==> v19: inputs <==
Design aib_rx_bert, start of the top module:
module aib_rx_bert #(
parameter [0:0] BERT_BUF_MODE_EN = 1   
)
(
input         clk,               
input         rstn,              
input [  3:0] rx_rst_pulse,      
input [  3:0] rx_start_pulse,    
input [  3:0] seed_in_en,        
input [  5:0] chk3_lane_sel_ff,  
input [  5:0] chk2_lane_sel_ff,  
input [  5:0] chk1_lane_sel_ff,  
input [  5:0] chk0_lane_sel_ff,  
input [  2:0] chk3_ptrn_sel_ff,  
input [  2:0] chk2_ptrn_sel_ff,  
input [  2:0] chk1_ptrn_sel_ff,  
input [  2:0] chk0_ptrn_sel_ff,  
input [319:0] rx_bert_data_i,    
input         sdr_mode,          
input   [1:0] r_fifo_mode,       
input         m_gen2_mode,       
output reg [ 48:0] rbert_bit_cnt_ff,  
output     [ 15:0] biterr_cnt_chk3,   
output     [ 15:0] biterr_cnt_chk2,   
output     [ 15:0] biterr_cnt_chk1,   
output     [ 15:0] biterr_cnt_chk0,   
output     [127:0] rx_bert3_data,     
output     [127:0] rx_bert2_data,     
output     [127:0] rx_bert1_data,     
output     [127:0] rx_bert0_data,     
output     [  3:0] rbert_running_ff   
);
make LEC_CHECK=0 ABC_AREA=0 CAP_MARGIN=25 CELL_PAD_IN_SITES_DETAIL_PLACEMENT=0 CELL_PAD_IN_SITES_GLOBAL_PLACEMENT=3 CORE_MARGIN=4 CORE_UTILIZATION=38 CTS_CLUSTER_SIZE=50 GPL_ROUTABILITY_DRIVEN=0 GPL_TIMING_DRIVEN=1 HOLD_SLACK_MARGIN=0.28 MAX_ROUTING_LAYER=met4 MIN_ROUTING_LAYER=met1 PLACE_DENSITY_LB_ADDON=0.22 SETUP_SLACK_MARGIN=0.05 SLEW_MARGIN=40 TNS_END_PERCENT=55 finish   # period 10.8 ns
run.sh (not shown) runs the stock make flow with config.mk's settings and CLKGATE_MAP_FILE=.
==> v36: changes against v19 <==
Settings changed: ABC_AREA 0 to default, CAP_MARGIN 25 to 15, CELL_PAD_IN_SITES_GLOBAL_PLACEMENT 3 to 0, CORE_MARGIN 4 to 2, CORE_UTILIZATION 38 to 68, CTS_CLUSTER_DIAMETER from default to 29, GPL_ROUTABILITY_DRIVEN 0 to 1, GPL_TIMING_DRIVEN 1 to default, HOLD_SLACK_MARGIN 0.28 to 0.3, MIN_ROUTING_LAYER met1 to default, PLACE_DENSITY_LB_ADDON 0.22 to default, SETUP_SLACK_MARGIN 0.05 to 1.15, TNS_END_PERCENT 55 to default.
==> flow/constraint.sdc (replaced) <==
create_clock -name core_clock -period 5.92 [get_ports {clk}]
set_input_delay 1.1840 -clock core_clock [delete_from_list [all_inputs] [get_ports {clk}]]
set_output_delay 1.1840 -clock core_clock [all_outputs]
set_load 0.01 [all_outputs]
==> summary.txt <==
run metrics: result of the run stopped before the end, stopping stage 5_1_grt, Die Span X 343 µm, final weighted congestion in routability-driven placement 1.05, clock buffer count from CTS 240, synthesized net count 7931, total of cells resized after clock tree synthesis 105, core utilization before placement 68.5%, y dimension of the die 343 µm, FP Rows 124, Synth async-reset ratio 100%, HPWL reported at the end of detailed placement 225 mm, Core Box Area 114000 µm², Post-Place Setup Slack -0.966 ns, placed instance count 9466, die area 118000 µm²
the above is filed under v36

==> summary.txt <==
run results: core utilization before placement 38.2%, Post-CTS Setup Bufs 0, highest metal layer with signal wires met4, Diodes inserted 94, hold path depth 2, yosys synthesis warning count 2, worst flop-to-flop path endpoint aib_bert_chk1.rbert_biterr_cnt_ff[8], y dimension of the die 462 µm, total of cells resized after clock tree synthesis 0, clock buffer count from CTS 143, FP Rows 166, result of the run timing/DRC/antenna clean, placed instance count 10500, Die Span X 462 µm, sequential share of the synthesized area 37.5%, die area 213000 µm², antenna viol nets, final 0, dominant non-sequential cell family after synthesis multiplexers
the above is filed under v19



==> inputs of job 5091 <==
aib_rx_bert again, from the RTL that the note above started with.
Settings: LEC_CHECK=0, ABC_AREA=1, CAP_MARGIN=20, CORE_MARGIN=2, CORE_UTILIZATION=72, CTS_CLUSTER_DIAMETER=113, CTS_CLUSTER_SIZE=10, SETUP_SLACK_MARGIN=0.64, SLEW_MARGIN=20, TNS_END_PERCENT=20; clock period 4.07 ns.
==> job 2081: changes against job 5091 <==
ABC_AREA = default   (was 1)
CORE_ASPECT_RATIO = 1.74   (was default)
CORE_UTILIZATION = 51   (was 72)
CTS_CLUSTER_DIAMETER = 107   (was 113)
CTS_CLUSTER_SIZE = default   (was 10)
GPL_ROUTABILITY_DRIVEN = 1   (was default)
SETUP_SLACK_MARGIN = default   (was 0.64)
SLEW_MARGIN = 5   (was 20)
TNS_END_PERCENT = 15   (was 20)
==> flow/constraint.sdc (replaced) <==
create_clock -name core_clock -period 6.48 [get_ports {clk}]
set_input_delay 1.2960 -clock core_clock [delete_from_list [all_inputs] [get_ports {clk}]]
set_output_delay 1.2960 -clock core_clock [all_outputs]
set_load 0.01 [all_outputs]
==> qor summary <==
quantity	job 2081	job 5091
Run status	timing/DRC/antenna clean	aborted with a tool error
Stage where the flow stopped	-	5_1_grt
Total number of placement rows	189	121
Xor and xnor area share after synthesis	0.02184	0.01761
Fp_density	0.5135	0.7266
Post-synth mux share	0.2906	0
AND-OR/OR-AND share of the synthesized area	0.1635	0.2903
Most frequently used cell type in the post-synthesis netlist	sky130_fd_sc_hd__dfrtp_1	sky130_fd_sc_hd__nand2_1
Placement-stage cell area	0.08965 mm^2	0.09143 mm^2
Cell count after synthesis	7503	11205
Library cells used by synthesis	97	62
HPWL after DPL	241900 um	240400 um
Netlist Area Pre-Place	0.07820 mm^2	0.07910 mm^2
Die width	300.9 um	335.4 um
Area fraction of the dominant cell type after synthesis	0.3754	0.3711
GP Congestion	1.017	1.171
Mean area per synthesized cell	10.42 um^2	7.059 um^2
Core area	0.1523 mm^2	0.1089 mm^2
AND/OR/NAND/NOR Cells, Area Fraction	0.09102	0.2295
# Post-CTS Setup Buffers	0	33
Sequential fraction of the synthesis area	0.3754	0.3711
Setup WS pre-CTS	-0.7643 ns	-2.741 ns
Post-cts sizing count	0	174
Die Ht	520.5 um	335.4 um
Net count entering floorplan	7931	11633
Adder Area Share	0.01069	0.01044
